## ember
// cpu
module cpu(
    input rst_n, clk,
    input [31:0] imem_insn,
    output [31:0] imem_addr,
    output [31:0] trace_instruction, trace_rd_value,
    output [11:0] trace_imm,
    output [4:0] trace_rd, trace_rs1, trace_rs2
);
For scale: ~160 I/O pins, ~68000 µm² of cells after synthesis.
==> flow/config.mk <==
export PLATFORM = sky130hd
export DESIGN_NAME = cpu
export DESIGN_NICKNAME = cpu
export VERILOG_FILES = /design/flow/design.v
export SDC_FILE = /design/flow/constraint.sdc
export NUM_CORES = 4
export LEC_CHECK = 0
export ABC_AREA = 1
export CAP_MARGIN = 15
export CELL_PAD_IN_SITES_DETAIL_PLACEMENT = 2
export CELL_PAD_IN_SITES_GLOBAL_PLACEMENT = 1
export CORE_MARGIN = 10
export CORE_UTILIZATION = 51
export CTS_CLUSTER_DIAMETER = 152
export CTS_CLUSTER_SIZE = 45
export GPL_ROUTABILITY_DRIVEN = 1
export HOLD_SLACK_MARGIN = 0.06
export MAX_ROUTING_LAYER = met4
export PLACE_DENSITY_LB_ADDON = 0.05
export SETUP_SLACK_MARGIN = 0.7
export SLEW_MARGIN = 20
export TNS_END_PERCENT = 45
==> flow/constraint.sdc <==
create_clock -name core_clock -period 3.55 [get_ports {clk}]
set_input_delay 0.7100 -clock core_clock [delete_from_list [all_inputs] [get_ports {clk}]]
set_output_delay 0.7100 -clock core_clock [all_outputs]
set_load 0.01 [all_outputs]
run.sh (not shown) runs the stock make flow with config.mk's settings and CLKGATE_MAP_FILE=.
Flow for ember halted at 3_5_place_dp, error code DPL-0033.
[inputs] willow vs ember
# ember
export LEC_CHECK = 0
export ABC_AREA = 1
export CAP_MARGIN = 15
export CELL_PAD_IN_SITES_DETAIL_PLACEMENT = 2
export CELL_PAD_IN_SITES_GLOBAL_PLACEMENT = 1
export CORE_MARGIN = 10
export CORE_UTILIZATION = 51
export CTS_CLUSTER_DIAMETER = 152
export CTS_CLUSTER_SIZE = 45
export GPL_ROUTABILITY_DRIVEN = 1
export HOLD_SLACK_MARGIN = 0.06
export MAX_ROUTING_LAYER = met4
export PLACE_DENSITY_LB_ADDON = 0.05
export SETUP_SLACK_MARGIN = 0.7
export SLEW_MARGIN = 20
export TNS_END_PERCENT = 45
create_clock -name core_clock -period 3.55 [get_ports {clk}]
# willow
export LEC_CHECK = 0
export CAP_MARGIN = 30
export CORE_MARGIN = 2
export CORE_UTILIZATION = 72
export CTS_CLUSTER_SIZE = 53
export PLACE_DENSITY_LB_ADDON = 0.27
export SLEW_MARGIN = 20
create_clock -name core_clock -period 3.33 [get_ports {clk}]
## What came out
willow did not run to completion, as it errored out during 5_1_grt.
The log for ember ends in 3_5_place_dp with error DPL-0033, so the run never completed.
In willow relative to ember, core footprint had gone down by more than a quarter.
STATUS area after synthesis: willow wins against ember
On post-synthesis adder-cell area fraction, willow tracks ember almost exactly.
willow vs. ember: post-synthesis cell count went down; area figure in the yosys stat output shows a reduction of about 6%; number of rows created at floorplan down 25.
### willow -> amber
# willow
export LEC_CHECK = 0
export CAP_MARGIN = 30
export CORE_MARGIN = 2
export CORE_UTILIZATION = 72
export CTS_CLUSTER_SIZE = 53
export PLACE_DENSITY_LB_ADDON = 0.27
export SLEW_MARGIN = 20
create_clock -name core_clock -period 3.33 [get_ports {clk}]
# amber
export LEC_CHECK = 0
export CAP_MARGIN = 20
export CORE_MARGIN = 2
export CORE_UTILIZATION = 47
export SLEW_MARGIN = 20
create_clock -name core_clock -period 4.74 [get_ports {clk}]
==> results <==
The flow did not stop early for amber: all stages ran, and the layout cleared the timing, DRC and antenna checks. When amber is set beside willow, its number of instances in the placed design turns out to be 4.3% larger. Die area up 48000 µm² in amber wrt willow. What amber reported for global placement routability congestion has to be multiplied by 1.07 to get the figure for willow. Diff amber..willow | compound-gate portion of the synthesized area | negligible. From willow to amber the numbers moved as follows: pre-CTS setup slack went up 860 ps, floorplan core area went up 53%. Diff amber..willow | synthesized chip area reported by yosys | unchanged. Looking at post-CTS setup buffer count, amber sits 8 below willow. Going from willow to amber, the floorplan core density was found to have gone down by 25 points. Comparing amber against willow, there is no change at all in count of port buffers added during placement.
The following lists how garnet was set up differently from amber:
# amber
export LEC_CHECK = 0
export CAP_MARGIN = 20
export CORE_MARGIN = 2
export CORE_UTILIZATION = 47
export SLEW_MARGIN = 20
create_clock -name core_clock -period 4.74 [get_ports {clk}]
# garnet
export LEC_CHECK = 0
export CAP_MARGIN = 20
export CORE_MARGIN = 2
export CORE_UTILIZATION = 50
export SLEW_MARGIN = 20
create_clock -name core_clock -period 4.74 [get_ports {clk}]
Across both runs, combinational share of power was lower for garnet than for amber.
amber → garnet: post-layout instance area ~0 delta, signed area change from the synthesized netlist to the final layout went up, die width -about 3%, total power climbed about 1.4%.
Setup changes, garnet to maple
# garnet
export LEC_CHECK = 0
export CAP_MARGIN = 20
export CORE_MARGIN = 2
export CORE_UTILIZATION = 50
export SLEW_MARGIN = 20
create_clock -name core_clock -period 4.74 [get_ports {clk}]
# maple
export LEC_CHECK = 0
export CAP_MARGIN = 20
export CORE_MARGIN = 2
export CORE_UTILIZATION = 61
export SETUP_SLACK_MARGIN = 0.99
export SLEW_MARGIN = 20
create_clock -name core_clock -period 3.63 [get_ports {clk}]
maple reached the final stage; the timing, DRC and antenna checks on its layout passed. Relative to garnet, the post-route core utilization of maple is higher by 19 points. Compared with garnet, maple shows a critical path depth that is 2 higher. Overall power grows by more than a quarter when moving from garnet to maple. Total negative setup slack of maple is on par with garnet.
Power figures rest on the tool's default switching activity, not on a simulated workload.
